==> inputs of run a <==
==> flow/design.v <==
module gca_dlnv(
    input [31:0]    coord0,
    input [31:0]    coord1,
    input           ld,
    input           step,
    input           CLK,
    output          FC,
    output [20:0]   ADDR
);
    reg         [15:0] x0;
    reg         [15:0] y0;
    wire        [15:0] x1;
    wire        [15:0] y1;
    reg  signed [15:0] dx, dy;
    reg  signed [15:0] sx, sy;
    reg  signed [15:0] error;
    wire signed [15:0] e2;
    assign x1 = {5'b0, coord1[10:0]};
    assign y1 = {6'b0, coord1[20:11]};
    assign e2 = error <<< 1;
    assign ADDR = {y0[9:0], x0[10:0]};
    assign FC = !ld && (x0 == x1 && y0 == y1 || e2 >= dy && x0 == x1 || e2 <= dx && y0 == y1);
    always @(posedge CLK) begin
        if(ld) begin
            x0 <= {5'b0, coord0[10:0]};
            y0 <= {6'b0, coord0[20:11]};
            sx <= (x0 > x1) ? -16'd1 : 16'd1;
            sy <= (y0 > y1) ? -16'd1 : 16'd1;
            dx <= (x0 < x1) ? (x1 - x0) : (x0 - x1);
            dy <= (y1 < y0) ? (y1 - y0) : (y0 - y1);
            error <= dx + dy;
        end
        if(step && !ld) begin
            if(e2 >= dy) x0 <= x0 + sx;
            if(e2 <= dx) y0 <= y0 + sy;
            if(e2 >= dy && e2 <= dx)
                error <= error + dx + dy;
            else if(e2 >= dy)
                error <= error + dy;
            else if(e2 <= dx)
                error <= error + dx;
        end
    end
endmodule
==> flow/run.sh <==
#!/bin/bash
# the make line also repeats each setting of config.mk as NAME=value (left out here)
make -C /OpenROAD-flow-scripts/flow DESIGN_CONFIG=/design/flow/config.mk WORK_HOME=/design/flow/orfs CLKGATE_MAP_FILE= finish
==> flow/config.mk <==
export PLATFORM = sky130hd
export DESIGN_NAME = gca_dlnv
export DESIGN_NICKNAME = gca_dlnv
export VERILOG_FILES = /design/flow/design.v
export SDC_FILE = /design/flow/constraint.sdc
export NUM_CORES = 4
export LEC_CHECK = 0
export ABC_AREA = 1
export CAP_MARGIN = 5
export CORE_MARGIN = 2
export CORE_UTILIZATION = 72
export CTS_CLUSTER_DIAMETER = 27
export CTS_CLUSTER_SIZE = 73
export PLACE_DENSITY_LB_ADDON = 0.2
export SETUP_SLACK_MARGIN = 1.12
export SLEW_MARGIN = 0
==> flow/constraint.sdc <==
create_clock -name core_clock -period 4.4 [get_ports {CLK}]
set_input_delay 0.8800 -clock core_clock [delete_from_list [all_inputs] [get_ports {CLK}]]
set_output_delay 0.8800 -clock core_clock [all_outputs]
set_load 0.01 [all_outputs]
==> run b (differences from run a) <==
==> flow/config.mk (replaced) <==
export PLATFORM = sky130hd
export DESIGN_NAME = gca_dlnv
export DESIGN_NICKNAME = gca_dlnv
export VERILOG_FILES = /design/flow/design.v
export SDC_FILE = /design/flow/constraint.sdc
export NUM_CORES = 4
export LEC_CHECK = 0
export CAP_MARGIN = 20
export CORE_MARGIN = 2
export CORE_UTILIZATION = 39
export SLEW_MARGIN = 20
==> flow/constraint.sdc (replaced) <==
create_clock -name core_clock -period 4.56 [get_ports {CLK}]
set_input_delay 0.9120 -clock core_clock [delete_from_list [all_inputs] [get_ports {CLK}]]
set_output_delay 0.9120 -clock core_clock [all_outputs]
set_load 0.01 [all_outputs]
==> run c (differences from run a) <==
==> flow/config.mk (replaced) <==
export PLATFORM = sky130hd
export DESIGN_NAME = gca_dlnv
export DESIGN_NICKNAME = gca_dlnv
export VERILOG_FILES = /design/flow/design.v
export SDC_FILE = /design/flow/constraint.sdc
export NUM_CORES = 4
export LEC_CHECK = 0
export CAP_MARGIN = 20
export CORE_MARGIN = 2
export CORE_UTILIZATION = 58
export SLEW_MARGIN = 20
==> flow/constraint.sdc (replaced) <==
create_clock -name core_clock -period 2.53 [get_ports {CLK}]
set_input_delay 0.5060 -clock core_clock [delete_from_list [all_inputs] [get_ports {CLK}]]
set_output_delay 0.5060 -clock core_clock [all_outputs]
set_load 0.01 [all_outputs]
==> impl_metrics.ini <==
; synthesis and place-and-route metrics
[sta]
worst_pin_slew_ps = 878

[floorplan]
die-area_mm2 = 0.0279
rows = 59
taps = 335

[critical_path]
crit_path_max_fanout = 6

[route]
wl_met1_um = 13600

[run_status]
outcome = timing/DRC/antenna clean

[synth]
synth.distinct_cells = 85
[end of results for run b]
==> impl_metrics.ini <==
; generated from flow reports
[synth]
area_leaders = ha_1 (19%), edfxtp_1 (9.9%), dfxtp_1 (9.1%)
synth.distinct_cells = 85

[floorplan]
rows = 48
die-area_mm2 = 0.0189
fp_util = 0.597

[run_status]
stop_stage = 5_1_grt
outcome = did not finish
stop_error = [ERROR GRT-0232] Routing congestion too high. Check the congestion heatmap in the GUI.

[clock_tree]
clockBufferDepth = 2
[end of results for run c]
==> impl_metrics.ini <==
; synthesis and place-and-route metrics
[final_layout]
seqCellArea_mm2 = 0.00197
sh_comb_area = 0.662

[floorplan]
rows = 45

[synth]
synth-simple-area-share = 0.274
ys_cells = 1689

[route]
wl_met1_um = 14100

[sta]
worst_pin_slew_ps = 825

[critical_path]
slowest_stage = edfxtp_1
cp.required_ps = 4660

[run_status]
outcome = timing/DRC/antenna clean
[end of results for run a]

---

==> run A: inputs <==
// gca_dlnv: RTL as listed in full above, without the edits since
==> flow/config.mk <==
export PLATFORM = sky130hd
export DESIGN_NAME = gca_dlnv
export DESIGN_NICKNAME = gca_dlnv
export VERILOG_FILES = /design/flow/design.v
export SDC_FILE = /design/flow/constraint.sdc
export NUM_CORES = 4
export LEC_CHECK = 0
export CAP_MARGIN = 20
export CORE_MARGIN = 5
export CORE_UTILIZATION = 40
export CTS_CLUSTER_SIZE = 49
export GPL_TIMING_DRIVEN = 0
export SETUP_SLACK_MARGIN = 1.18
export SLEW_MARGIN = 20
==> flow/constraint.sdc <==
create_clock -name core_clock -period 4.79 [get_ports {CLK}]
set_input_delay 0.9580 -clock core_clock [delete_from_list [all_inputs] [get_ports {CLK}]]
set_output_delay 0.9580 -clock core_clock [all_outputs]
set_load 0.01 [all_outputs]
run.sh (not shown) runs the stock make flow with config.mk's settings and CLKGATE_MAP_FILE=.
==> inputs of run F, as changes to run A <==
CAP_MARGIN = 15   (was 20)
CORE_MARGIN = 2   (was 5)
CORE_UTILIZATION = 72   (was 40)
CTS_CLUSTER_SIZE = default   (was 49)
GPL_TIMING_DRIVEN = default   (was 0)
SETUP_SLACK_MARGIN = -0.27   (was 1.18)
==> flow/constraint.sdc (replaced) <==
create_clock -name core_clock -period 3.9 [get_ports {CLK}]
set_input_delay 0.7800 -clock core_clock [delete_from_list [all_inputs] [get_ports {CLK}]]
set_output_delay 0.7800 -clock core_clock [all_outputs]
set_load 0.01 [all_outputs]
==> inputs of run B, as changes to run A <==
CORE_MARGIN = 2   (was 5)
CORE_UTILIZATION = 72   (was 40)
CTS_CLUSTER_DIAMETER = 32   (was default)
CTS_CLUSTER_SIZE = 80   (was 49)
GPL_TIMING_DRIVEN = default   (was 0)
MAX_ROUTING_LAYER = met4   (was default)
PLACE_DENSITY_LB_ADDON = 0.04   (was default)
SETUP_SLACK_MARGIN = 1.27   (was 1.18)
==> flow/constraint.sdc (replaced) <==
create_clock -name core_clock -period 4.52 [get_ports {CLK}]
set_input_delay 0.9040 -clock core_clock [delete_from_list [all_inputs] [get_ports {CLK}]]
set_output_delay 0.9040 -clock core_clock [all_outputs]
set_load 0.01 [all_outputs]
==> results <==
Run A ran to the end with no violations. Run B ran to the end with no violations. Run F finished with negative setup slack left.
In run F the count of clock-buffer cells in the layout is higher than in run A, by 1.
Against run B, the non-clock buffer count of run A is higher by 21.
Against run B, the final cell count of run F is smaller by about 2%.
Of run F and run B, run B has the higher register-to-register slack (gap 640 ps).
Synthesized area is the same in run A and run B.
Of run A and run F, run A has the higher wire length (gap 10%, measured against run F).
Synthesized cell count is the same in run B and run F.
Final area: run F < run B < run A.
